// conv_mac
module conv_mac (
    input         clk,
    input         rst,           
    input         in_valid,
    input  [31:0] OperandA,      
    input  [31:0] OperandB,      
    input  [7:0]  kernel_size,
    output        out_valid,
    output [31:0] result
);
Size: about 49 flip-flops, roughly 110 I/O pins, about 44000 um^2 of cells after synthesis.
export LEC_CHECK = 0
export ABC_AREA = 1
export CAP_MARGIN = 40
export CORE_ASPECT_RATIO = 1.57
export CORE_MARGIN = 2
export CORE_UTILIZATION = 40
export CTS_CLUSTER_DIAMETER = 320
export CTS_CLUSTER_SIZE = 100
export PLACE_DENSITY_LB_ADDON = 0.29
export SLEW_MARGIN = 20
export TNS_END_PERCENT = 5
create_clock -name core_clock -period 44.0 [get_ports {clk}]
run.sh (not shown) runs the stock make flow with config.mk's settings and CLKGATE_MAP_FILE=.
The baseline passed the timing, design-rule and antenna checks.
Rerun with:
Settings changed: CAP_MARGIN 40 to 0, CORE_ASPECT_RATIO 1.57 to 0.52, CORE_UTILIZATION 40 to 49, PLACE_DENSITY_LB_ADDON 0.29 to default.
First-iteration DRC count came out higher by 100%.
Final area decreases by 0.44%.
Synthesized cell count does not change.
Clock-buffer cell count does not change.
Utilization is higher by 9.5 points.
Via count came out higher by 3.6%.
Worst hold slack hardly moves.
Routed wire length went up by 16%.
Worst setup slack got worse by 0.66 ns.

Starting RTL as in the previous note.
clock: 44.0 ns
lec_check: 0
abc_area: 1
cap_margin: 0
core_aspect_ratio: 1.57
core_margin: 2
core_utilization: 56
cts_cluster_diameter: 320
cts_cluster_size: 100
place_density_lb_addon: 0.29
slew_margin: 20
tns_end_percent: 5
==> next run, changes <==
- CORE_UTILIZATION: 56 -> 40
First-iteration DRC count shrinks by 17%.
Utilization shrinks by 16 points.
Cell count grows by 5.0%.
Worst setup slack got worse by 0.30 ns.
==> next run, changes <==
- ABC_AREA: 1 -> 0
- CORE_UTILIZATION: 40 -> 49
Routed wire length came out higher by about 6.5%.
Hold slack degrades by 0.035 ns.

## JK
conv_mac again, from the RTL that the note above started with.
Settings: LEC_CHECK=0, CAP_MARGIN=20, CORE_MARGIN=2, CORE_UTILIZATION=40, SLEW_MARGIN=20; clock period 44.0 ns.
Looking at the reports, JK completed the entire flow and the layout it produced met the timing, design-rule and antenna checks.
Changes in MS relative to JK:
- putting ABC_AREA at 1 where nothing was set
- swapping 40 for 45 in CORE_UTILIZATION
- swapping 44.0 for 33.0 in the clock period (ns, I/O delays scaled along)
Notes after the runs:
From the logs: MS reached the end of the flow and failed the layout checks with setup timing. JK went all the way through the flow, and no timing, DRC or antenna check failed. Area fraction in and, or, nand and nor cells, MS and JK: lower on JK. Looking at final instance area across both flows, MS is the weaker of the two, with JK ahead. From JK to MS the numbers moved as follows: multi-input gate share of the layout cell area decreased 19 points; final-layout worst hold slack increased 0.044 ns.
### MS -> AL
- CORE_UTILIZATION now 72, was 45
- CTS_CLUSTER_SIZE now 60, previously not set
- CTS_CLUSTER_DIAMETER now 215, previously not set
- the clock period (ns, I/O delays scaled along) now 37.4, was 33.0
Findings:
Sort AL and MS by worst hold slack, descending, and AL comes first. On net count of the finished layout: between AL and MS, it ends up lower for AL. Sort AL and MS by met1 wire length, ascending, and AL comes first. AL vs MS — final core utilization rose 18 points. From MS to AL the numbers moved as follows: total CTS buffers flat, summed area of non-filler cells in the final layout down 13,000 um2. Critical path depth went down by a few percent going from MS to AL. [AL] clock slew seen by the registers of the worst setup and hold paths rose 0.02 ns relative to MS. In the flow results for AL and MS, the die size is larger on MS. Relative to MS, largest fanout on the critical path has increased by 6 in AL. | AL | all stages done | FAIL | setup timing |. AL has more setup slack than MS.
> inputs changed (AL -> TR)
- CTS_CLUSTER_SIZE no longer set, was 60
- SETUP_SLACK_MARGIN now 5.0, previously not set
- CTS_CLUSTER_DIAMETER no longer set, was 215
- CORE_UTILIZATION now 58, was 72
- ABC_AREA no longer set, was 1
- the clock period (ns, I/O delays scaled along) now 35.0, was 37.4
- Both conditions hold for TR: the flow ran to the end and the final layout passed the timing, design-rule and antenna checks.
- Taking AL as the reference point, the critical path's largest stage delay of TR falls by 0.02 ns.
- TR falls short of AL in post-layout instance area.
- TR against AL: sequential share of layout area went down.

== run A ==
conv_mac again, from the RTL that the note above started with.
clock: 52.4 ns
lec_check: 0
cap_margin: 20
core_margin: 2
core_utilization: 10
slew_margin: 20
Run A reached the final stage; the timing, design-rule and antenna checks on its layout passed.
diff inputs: run A => run B
Settings: putting CTS_CLUSTER_SIZE at 98 where nothing was set; swapping 10 for 69 in CORE_UTILIZATION; putting CTS_CLUSTER_DIAMETER at 241 where nothing was set; putting SETUP_SLACK_MARGIN at -1.81 where nothing was set; putting ABC_AREA at 1 where nothing was set; swapping 52.4 for 36.7 in the clock period (ns, I/O delays scaled along).
## What came out
[run B] synthesis-to-finish area growth fell 7.8 points relative to run A. Relative to run A, final estimated routing congestion in global placement increased by 0.19 in run B. The clock transition time at the flip-flop clock pins of the worst setup and hold paths in run B sits 0.02 ns below the value recorded for run A. Against run A, run B reports a area after synthesis that is higher. Delta (run B minus run A): maximum number of pins on one net before global-route repair saw an increase, synthesized cell count went up by about 25%, die extent in y saw a decrease, wire length reported by the detailed router went down 34000 um. In run B the implementation completed, yet the final layout does not meet the checks, the culprit being setup timing.
#### Input delta (run C over run B)
Settings: CORE_UTILIZATION: 69 -> 72; CTS_CLUSTER_DIAMETER: 241 -> 215; MAX_ROUTING_LAYER: unset -> met4; CTS_CLUSTER_SIZE: 98 -> 60; SETUP_SLACK_MARGIN: -1.81 -> unset; CAP_MARGIN: 20 -> 5; the clock period (ns, I/O delays scaled along): 36.7 -> 33.4.
--- outcome ---
Of the runs run C and run B, none of them finished clean.
Run B had finished all stages when the layout checks came back failing, citing setup timing.
Taking run B as 1.0, run C lands at 1.12 on number of cells after detailed placement.
Row count went down by a few percent going from run B to run C.
Looking only at die size, and setting everything else aside, the lower value of run C and run B goes to run C.
What run D does differently from run C at the input level:
Settings: PLACE_DENSITY newly set to 0.43; CTS_CLUSTER_DIAMETER removed (was 215); MAX_ROUTING_LAYER removed (was met4); CTS_CLUSTER_SIZE removed (was 60); CORE_UTILIZATION changed from 72 to 69; CAP_MARGIN changed from 5 to 20; the clock period (ns, I/O delays scaled along) changed from 33.4 to 52.4.
--- outcome ---
Run D: all stages complete, timing, DRC and antenna checks passed. Run D against run C: die size went up, number of gates resized after cts went down, horizontal extent of the die went up. Per the comparison of run D with run C, async set-or-reset flop fraction in the synthesized netlist now sits at about the same level, depth of the CTS H-tree now sits at about the same level, synthesized-area fraction occupied by adder cells now sits at about the same level, worst slack at placement now sits higher, number of placed instances, taps included now sits lower. Diff run D and run C: standard cell area after detailed placement higher in run C.
